==> flow/design.v (excerpt) <==
module booth_walloc# (parameter COMPUTER_WIDTH=32,parameter WIDTH =COMPUTER_WIDTH+2)
(
  input               clk           ,
  input               reset         ,
  input  [COMPUTER_WIDTH:0] src1,
  input  [COMPUTER_WIDTH:0] src2,
  input         in_valid,
  output reg    in_ready,
  output reg    out_valid,
  output [COMPUTER_WIDTH*2-1:0] result
);
reg [WIDTH-1:0] multiplier;
reg [WIDTH*2-1:0] multiplicand;
reg first_doing;
wire ready_to_doing;
assign ready_to_doing = in_ready && in_valid;
always@(posedge clk ) begin
      if (reset ) begin
        in_ready <=1'b0;
      end
      else begin
        in_ready<=1'b1;
      end
      if (ready_to_doing) begin
        first_doing<=1'b1;
      end
      else begin
        first_doing <= 1'b0;
      end
      out_valid <= first_doing;
end
always @(posedge clk ) begin
  if (ready_to_doing) begin
    multiplicand <= {{WIDTH{src1[COMPUTER_WIDTH]}},src1};
    multiplier <= {src2[COMPUTER_WIDTH],src2};
  end
end
wire [1155:0] part_group;
wire [16:0]   part_cout;
booth_partial part0 (.x_src (multiplicand), .y_src({multiplier[1:0],1'b0}), 
                        .p_result (part_group[67:0]), .cout(part_cout[0]));
genvar x;
generate for ( x =1;x<17;x=x+1) begin : gen_walloc_partial
booth_partial part (
                    .x_src ({multiplicand[2*WIDTH-1-2*x:0],
                    {2*x{1'b0}}}), 
                    .y_src({multiplier[(x+1)*2-1:x*2-1]}), 
                    .p_result (part_group[(x+1)*68-1:x*68]), .cout(part_cout[x]));
end endgenerate
wire [1155:0] swo_group; 
switch_17x68bits switch (.part_group (part_group), .sw_group (swo_group));
wire [937:0] wt_cout; 
wire [66:0]  wt_c;
wire [67:0]  wt_s;
walloc_17bits walloc00 (.src_in (swo_group[16:0]), .cin({part_cout[13:0]}), 
                    .cout_group (wt_cout[13:0]),  .cout(wt_c[0]), .s (wt_s[0]));
genvar y;
generate for ( y =1;y<67;y=y+1) begin : gen_walloc
  ...
Size in the first run: roughly 140 I/O pins.
==> flow/config.mk <==
export PLATFORM = sky130hd
export DESIGN_NAME = booth_walloc
export DESIGN_NICKNAME = booth_walloc
export VERILOG_FILES = /design/flow/design.v
export SDC_FILE = /design/flow/constraint.sdc
export NUM_CORES = 4
export LEC_CHECK = 0
export ABC_AREA = 1
export CAP_MARGIN = 20
export CORE_ASPECT_RATIO = 0.5
export CORE_MARGIN = 2
export CORE_UTILIZATION = 19
export CTS_CLUSTER_DIAMETER = 189
export CTS_CLUSTER_SIZE = 41
export GPL_ROUTABILITY_DRIVEN = 0
export MAX_ROUTING_LAYER = met5
export MIN_ROUTING_LAYER = met1
export PLACE_DENSITY_LB_ADDON = 0.28
export SETUP_SLACK_MARGIN = -0.46
export SLEW_MARGIN = 20
export TNS_END_PERCENT = 40
==> flow/constraint.sdc <==
create_clock -name core_clock -period 4.65 [get_ports {clk}]
set_input_delay 0.9300 -clock core_clock [delete_from_list [all_inputs] [get_ports {clk}]]
set_output_delay 0.9300 -clock core_clock [all_outputs]
set_load 0.01 [all_outputs]
run.sh (not shown) runs the stock make flow with config.mk's settings and CLKGATE_MAP_FILE=.
The starting point produced a layout that fails on setup timing.
Change:
- ABC_AREA: 1 -> unset
- CORE_ASPECT_RATIO: 0.5 -> unset
- CORE_UTILIZATION: 19 -> 11
- CTS_CLUSTER_DIAMETER: 189 -> unset
- CTS_CLUSTER_SIZE: 41 -> unset
- GPL_ROUTABILITY_DRIVEN: 0 -> unset
- MAX_ROUTING_LAYER: met5 -> unset
- MIN_ROUTING_LAYER: met1 -> unset
- PLACE_DENSITY_LB_ADDON: 0.28 -> unset
- SETUP_SLACK_MARGIN: -0.46 -> unset
- TNS_END_PERCENT: 40 -> unset
- clock period: 4.65 -> 10.2 ns (I/O delays scaled with it)
=> The new run completed with no timing, DRC or antenna violations; non-clock buffer count went down by 785; total power went down by well over a third; first-iteration DRC count went down by a quarter to a third; worst hold slack gets better by 220 ps; clock power went down by well over a third; area after synthesis went up slightly; routed wire length went down by about a fifth; die area went up by well over a third; flip-flop count is unchanged; critical path depth went down by 3; global-route usage went down by 10 points.
Change:
- CORE_UTILIZATION: 11 -> 36
- CTS_CLUSTER_DIAMETER: unset -> 307
- CTS_CLUSTER_SIZE: unset -> 100
- TNS_END_PERCENT: unset -> 15
- clock period: 10.2 -> 7.5 ns (I/O delays scaled with it)
Effect: The changed run finished with timing, DRC and antenna clean. Sequential share of layout area rose by 1.1 points. Critical path depth drops by 2. Worst setup slack loses 1900 ps. Power rose by 27%. Register-to-register slack gets worse by 1900 ps. Wire length went down by 11%. Global-route usage grows by 16 points. Synthesized area stays the same. Final area falls by 8.3%. Final cell count drops by 37%. Combinational power is higher by 24%.


== run A ==
booth_walloc again, from the RTL that the note above started with.
==> flow/config.mk <==
export PLATFORM = sky130hd
export DESIGN_NAME = booth_walloc
export DESIGN_NICKNAME = booth_walloc
export VERILOG_FILES = /design/flow/design.v
export SDC_FILE = /design/flow/constraint.sdc
export NUM_CORES = 4
export LEC_CHECK = 0
export ABC_AREA = 1
export CAP_MARGIN = 20
export CORE_ASPECT_RATIO = 1.64
export CORE_MARGIN = 2
export CORE_UTILIZATION = 23
export CTS_CLUSTER_DIAMETER = 189
export CTS_CLUSTER_SIZE = 41
export GPL_ROUTABILITY_DRIVEN = 0
export MAX_ROUTING_LAYER = met5
export MIN_ROUTING_LAYER = met1
export PLACE_DENSITY_LB_ADDON = 0.28
export SETUP_SLACK_MARGIN = 0.82
export SLEW_MARGIN = 20
export TNS_END_PERCENT = 35
==> flow/constraint.sdc <==
create_clock -name core_clock -period 4.65 [get_ports {clk}]
set_input_delay 0.9300 -clock core_clock [delete_from_list [all_inputs] [get_ports {clk}]]
set_output_delay 0.9300 -clock core_clock [all_outputs]
set_load 0.01 [all_outputs]
Although run A finished all stages, its layout failed final checks on negative setup slack.
#### Input delta (run B over run A)
Settings: GPL_ROUTABILITY_DRIVEN: 0 -> unset; ABC_AREA: 1 -> unset; MAX_ROUTING_LAYER: met5 -> unset; CORE_ASPECT_RATIO: 1.64 -> unset; MIN_ROUTING_LAYER: met1 -> unset; CTS_CLUSTER_DIAMETER: 189 -> unset; CTS_CLUSTER_SIZE: 41 -> unset; CORE_UTILIZATION: 23 -> 40; PLACE_DENSITY_LB_ADDON: 0.28 -> unset; SETUP_SLACK_MARGIN: 0.82 -> unset; TNS_END_PERCENT: 35 -> unset; the clock period (ns, I/O delays scaled along): 4.65 -> 6.67.
## What came out
Run B was carried through to the last stage, and its layout satisfied the timing, design-rule and antenna checks. Synthesized cell count is lower on run B. Run A has lower clock share of power than run B. Run B ended with less compound-cell area share of the yosys netlist than run A. Comparing run B with run A, the met3 demand-to-capacity share in global routing came out essentially unchanged.
Edits applied to the flow inputs when going from run B to run C:
Settings: a change of CORE_UTILIZATION from 40 to 68; an added CTS_CLUSTER_SIZE of 99; an added ABC_AREA of 1; an added TNS_END_PERCENT of 10; a change of the clock period (ns, I/O delays scaled along) from 6.67 to 4.59.
## What came out
- What ended run C was a tool error in 5_1_grt; the run never finished.
- Diff run B..run C | number of buffer cells added on primary ports | unchanged
- Run C vs run B: parity-gate share of the synthesized area counting xor and xnor cells down
- Run B → run C: fraction of synthesis flops using an asynchronous set or reset pin barely changed, area fraction in full adders, half adders and majority gates climbed 0.28 points.
--- input diff run C..run D ---
Settings: swapping 99 for 62 in CTS_CLUSTER_SIZE; clearing TNS_END_PERCENT, which used to be 10; swapping 68 for 56 in CORE_UTILIZATION; putting CTS_CLUSTER_DIAMETER at 378 where nothing was set; clearing ABC_AREA, which used to be 1; swapping 4.59 for 6.4 in the clock period (ns, I/O delays scaled along).
Notes after the runs:
No stage failed in run D, and the final checks on the layout all came back clean. Run C never completed; the flow aborted with a tool error in 5_1_grt. Run D: distinct cell type count after synthesis 22 above run C. Run D against run C: fraction of the mapped netlist area in adder cells shows a reduction of 0.28 points; chip height shows an increase of about 10%. [compare] base=run C new=run D: cell resize tally after clock tree synthesis -323, standard cell core area +22%, yosys-reported design area after synthesis +about 0.7%, sequential share of the synthesized area ~0 delta, placer's final routability congestion estimate -about 15%. Taking run C as 1.0, run D lands at 0.884 on synthesized cell count.


booth_walloc again, from the RTL that the note above started with.
// booth_walloc
module booth_walloc# (parameter COMPUTER_WIDTH=32,parameter WIDTH =COMPUTER_WIDTH+2)
(
  input               clk           ,
  input               reset         ,
  input  [COMPUTER_WIDTH:0] src1,
  input  [COMPUTER_WIDTH:0] src2,
  input         in_valid,
  output reg    in_ready,
  output reg    out_valid,
  output [COMPUTER_WIDTH*2-1:0] result
);
reg [WIDTH-1:0] multiplier;
reg [WIDTH*2-1:0] multiplicand;
reg first_doing;
wire ready_to_doing;
assign ready_to_doing = in_ready && in_valid;
always@(posedge clk ) begin
      if (reset ) begin
        in_ready <=1'b0;
      end
      else begin
        in_ready<=1'b1;
      end
      if (ready_to_doing) begin
        first_doing<=1'b1;
      end
      else begin
        first_doing <= 1'b0;
      end
      out_valid <= first_doing;
end
always @(posedge clk ) begin
  if (ready_to_doing) begin
    multiplicand <= {{WIDTH{src1[COMPUTER_WIDTH]}},src1};
    multiplier <= {src2[COMPUTER_WIDTH],src2};
  end
end
wire [1155:0] part_group;
wire [16:0]   part_cout;
booth_partial part0 (.x_src (multiplicand), .y_src({multiplier[1:0],1'b0}), 
                        .p_result (part_group[67:0]), .cout(part_cout[0]));
genvar x;
generate for ( x =1;x<17;x=x+1) begin : gen_walloc_partial
booth_partial part (
                    .x_src ({multiplicand[2*WIDTH-1-2*x:0],
  ...
make LEC_CHECK=0 ABC_AREA=0 CAP_MARGIN=20 CORE_ASPECT_RATIO=1.26 CORE_MARGIN=2 CORE_UTILIZATION=71 CTS_CLUSTER_DIAMETER=189 CTS_CLUSTER_SIZE=41 GPL_ROUTABILITY_DRIVEN=1 MAX_ROUTING_LAYER=met5 MIN_ROUTING_LAYER=met1 PLACE_DENSITY_LB_ADDON=0.28 SLEW_MARGIN=20 TNS_END_PERCENT=5 finish   # period 5.01 ns
The baseline completed and failed the layout checks on setup timing.
==> next run, changes <==
- CORE_ASPECT_RATIO: 1.26 -> 1.64
- CORE_UTILIZATION: 71 -> 54
- clock period: 5.01 -> 5.33 ns (I/O delays scaled with it)
Effect: The new run finished but failed the layout checks on setup timing. Synthesized cell count stays the same. Flip-flop count does not change. Final cell count goes up by 2.0%.
==> next run, changes <==
- ABC_AREA: 0 -> 1
- CORE_UTILIZATION: 54 -> 68
- CTS_CLUSTER_DIAMETER: 189 -> 346
- CTS_CLUSTER_SIZE: 41 -> 37
- GPL_ROUTABILITY_DRIVEN: 1 -> 0
- PLACE_DENSITY_LB_ADDON: 0.28 -> not set
- clock period: 5.33 -> 3.89 ns (I/O delays scaled with it)
With this change the flow never finished: it broke off in global routing (5_1_grt).
Synthesized area fell slightly.
Die size fell by about a fifth.
Synthesized cell count rose by roughly a tenth.
==> next run, changes <==
- ABC_AREA: 1 -> not set
- CORE_ASPECT_RATIO: 1.64 -> not set
- CORE_UTILIZATION: 68 -> 54
- CTS_CLUSTER_DIAMETER: 346 -> not set
- CTS_CLUSTER_SIZE: 37 -> not set
- GPL_ROUTABILITY_DRIVEN: 0 -> not set
- MAX_ROUTING_LAYER: met5 -> not set
- MIN_ROUTING_LAYER: met1 -> not set
- TNS_END_PERCENT: 5 -> not set
- clock period: 3.89 -> 6.67 ns (I/O delays scaled with it)
Outcome: This time the run completed without violations; die area increases by 26%; area after synthesis increases by 0.71%; synthesized cell count decreases by 12%.
==> next run, changes <==
- CORE_UTILIZATION: 54 -> 70
- CTS_CLUSTER_SIZE: not set -> 37
- SETUP_SLACK_MARGIN: not set -> 0.27
- clock period: 6.67 -> 5.07 ns (I/O delays scaled with it)
With this change the flow finished but failed the layout checks on setup timing. Via count went up by about 13%. Combinational power went up by 42%. Worst hold slack improves by 0.051 ns. Core utilization went up by 26 points. Sequential share of layout area went down by 1.4 points. Power went up by about 40%.
==> next run, changes <==
- CORE_UTILIZATION: 70 -> 56
- CTS_CLUSTER_SIZE: 37 -> 62
- SETUP_SLACK_MARGIN: 0.27 -> not set
- TNS_END_PERCENT: not set -> 5
- clock period: 5.07 -> 6.4 ns (I/O delays scaled with it)
- This time the run produced a clean layout
- worst setup slack improves by 0.36 ns
- power goes down by 23%
- first-iteration DRC count goes down by 42%
- register-to-register slack improves by 0.74 ns
No activity file was given, so power comes from the tool's default toggle rates.
